==> v35: inputs <==
// bf16_unit
module bf16_unit
# (parameter G = 6) (
    input  clk,
    input  reset,
    input  [15:0] in1,
    input  [15:0] in2,
    input  [15:0] in3,
    input  [15:0] in4,
    input  [15:0] in5,
    input  [15:0] in6,
    input  [15:0] in7,
    input  [15:0] in8,
    input  [15:0] in9,
    input  [15:0] in10,
    input  [15:0] in11,
    input  [15:0] in12,
    input  [15:0] in13,
    input  [15:0] in14,
    input  [15:0] in15,
    input  [15:0] in16,
    input  [15:0] in17,
    input  [15:0] in18,
    input  [4:0] funct5,
    output wire [15:0] result
);
clock: 6.68 ns
lec_check: 0
cap_margin: 20
core_margin: 2
core_utilization: 55
place_density: 0.6
slew_margin: 20
run.sh (not shown) runs the stock make flow with config.mk's settings and CLKGATE_MAP_FILE=.
==> v7 (differences from v35) <==
CORE_UTILIZATION = 72   (was 55)
CTS_CLUSTER_DIAMETER = 67   (was default)
CTS_CLUSTER_SIZE = 14   (was default)
PLACE_DENSITY = 0.4   (was 0.6)
==> flow/constraint.sdc (replaced) <==
create_clock -name core_clock -period 4.82 [get_ports {clk}]
set_input_delay 0.9640 -clock core_clock [delete_from_list [all_inputs] [get_ports {clk}]]
set_output_delay 0.9640 -clock core_clock [all_outputs]
set_load 0.01 [all_outputs]
==> qor summary <==
| quantity | v35 | v7 |
|---|---|---|
| Status | finished clean | finished with violations |
| Reasons for failing layout checks | - | setup timing |
| M3 GR Usage | 3.02% | 4.63% |
| Final sum of negative setup slack | 0 ns | -4.42 ns |
| Horizontal die size | 553 µm | 484 µm |
| Global routing met1 resource utilization | 39.4% | 46.2% |
| Pre-Repair DR Iteration Count | 7 | 8 |
| GRT Util Overall | 27.2% | 34.2% |
| Total of cells resized after clock tree synthesis | 0 | 116 |
| Area taken by flip-flops and latches | 64,400 µm² | 64,500 µm² |
| Largest driver fanout on the critical path | 12 | 6 |
| Launch point of the critical path | fmadd_fmsub.p6_reg_alu_r[7] | fmadd_fmsub.p6_reg_alu_r[8] |
| Slack of the worst reg-to-reg path | 1.73 ns | 0.09 ns |
| Worst-case reg-to-reg path depth | 16 | 17 |
| Fraction of area in non-clock buffers | 2.30% | 2.90% |
| Switching part of the total power | 26.8% | 27.0% |
| Core area | 300,000 µm² | 229,000 µm² |
| Pin count of the biggest net entering global routing | 294 | 327 |
| Number of DRC markers in iteration 0 | 9,249 | 11,656 |
| Slowest cell on the critical path | sky130_fd_sc_hd__or4_1 | sky130_fd_sc_hd__or4_4 |

---

==> inputs of run A <==
Starting RTL as in the previous note.
Settings: LEC_CHECK=0, ABC_AREA=1, CAP_MARGIN=35, CELL_PAD_IN_SITES_DETAIL_PLACEMENT=2, CORE_ASPECT_RATIO=0.67, CORE_MARGIN=9, CORE_UTILIZATION=23, CTS_CLUSTER_SIZE=26, GPL_ROUTABILITY_DRIVEN=0, HOLD_SLACK_MARGIN=0.25, MIN_ROUTING_LAYER=met2, PLACE_DENSITY=0.6, SETUP_SLACK_MARGIN=1.85, SLEW_MARGIN=20, TNS_END_PERCENT=70; clock period 9.0 ns.
==> run B (differences from run A) <==
- ABC_AREA: 1 -> default
- CAP_MARGIN: 35 -> 20
- CELL_PAD_IN_SITES_DETAIL_PLACEMENT: 2 -> default
- CORE_ASPECT_RATIO: 0.67 -> default
- CORE_MARGIN: 9 -> 2
- CORE_UTILIZATION: 23 -> 21
- CTS_CLUSTER_SIZE: 26 -> default
- GPL_ROUTABILITY_DRIVEN: 0 -> default
- HOLD_SLACK_MARGIN: 0.25 -> default
- MIN_ROUTING_LAYER: met2 -> default
- SETUP_SLACK_MARGIN: 1.85 -> default
- TNS_END_PERCENT: 70 -> default
==> flow/constraint.sdc (replaced) <==
create_clock -name core_clock -period 13.5 [get_ports {clk}]
set_input_delay 2.7000 -clock core_clock [delete_from_list [all_inputs] [get_ports {clk}]]
set_output_delay 2.7000 -clock core_clock [all_outputs]
set_load 0.01 [all_outputs]
==> comparison <==
- Synthesized area: run A is higher than run B (6.0%).
- In run B the synthesized cell count is smaller than in run A, by about 27%.
- Run B completed without violations. Run A failed in global routing (5_1_grt) (GRT-0116).
- Die size is about the same in run A and run B.

---

==> branch zinc: inputs <==
bf16_unit again, from the RTL that the note above started with.
Settings: LEC_CHECK=0, ABC_AREA=0, CAP_MARGIN=20, CORE_ASPECT_RATIO=0.52, CORE_MARGIN=2, CORE_UTILIZATION=61, CTS_CLUSTER_DIAMETER=80, CTS_CLUSTER_SIZE=26, GPL_ROUTABILITY_DRIVEN=1, HOLD_SLACK_MARGIN=0.18, SLEW_MARGIN=20; clock period 5.84 ns.
==> branch pepper (differences from branch zinc) <==
ABC_AREA = not set   (was 0)
CAP_MARGIN = 15   (was 20)
CORE_ASPECT_RATIO = not set   (was 0.52)
CORE_UTILIZATION = 72   (was 61)
CTS_CLUSTER_DIAMETER = not set   (was 80)
CTS_CLUSTER_SIZE = not set   (was 26)
GPL_ROUTABILITY_DRIVEN = not set   (was 1)
HOLD_SLACK_MARGIN = not set   (was 0.18)
PLACE_DENSITY = 0.6   (was not set)
==> flow/constraint.sdc (replaced) <==
create_clock -name core_clock -period 5.24 [get_ports {clk}]
set_input_delay 1.0480 -clock core_clock [delete_from_list [all_inputs] [get_ports {clk}]]
set_output_delay 1.0480 -clock core_clock [all_outputs]
set_load 0.01 [all_outputs]
==> branch cedar (differences from branch zinc) <==
ABC_AREA = not set   (was 0)
CORE_ASPECT_RATIO = not set   (was 0.52)
CORE_UTILIZATION = 9   (was 61)
CTS_CLUSTER_DIAMETER = not set   (was 80)
CTS_CLUSTER_SIZE = not set   (was 26)
GPL_ROUTABILITY_DRIVEN = not set   (was 1)
HOLD_SLACK_MARGIN = not set   (was 0.18)
PLACE_DENSITY = 0.6   (was not set)
==> flow/constraint.sdc (replaced) <==
create_clock -name core_clock -period 11.4 [get_ports {clk}]
set_input_delay 2.2800 -clock core_clock [delete_from_list [all_inputs] [get_ports {clk}]]
set_output_delay 2.2800 -clock core_clock [all_outputs]
set_load 0.01 [all_outputs]
==> impl_metrics.tcl <==
# implementation run metrics
set metrics [dict create \
    dp_hpwl_um 373000 \
    fp_util_pct 9.022 \
    cp.required_ps 9120 \
    status "timing/DRC/antenna clean" \
]
Source of the figures above: branch cedar

==> impl_metrics.tcl <==
# implementation run metrics
set metrics [dict create \
    fp_util_pct 61.60 \
    status "timing/DRC/antenna clean" \
    dp_hpwl_um 327200 \
    nFlopsAndLatches 3218 \
]
Source of the figures above: branch zinc

==> impl_metrics.tcl <==
# implementation run metrics
set metrics [dict create \
    status "finished with violations" \
    failed_checks "negative setup slack" \
    setup_slack_ps -115.4 \
    fp_util_pct 72.25 \
    dp_hpwl_um 313100 \
    setup_viol 10 \
    cp.required_ps 4190 \
    yosys_area_sq_um 165800 \
]
Source of the figures above: branch pepper

Power is estimated from default activity; no workload was simulated.
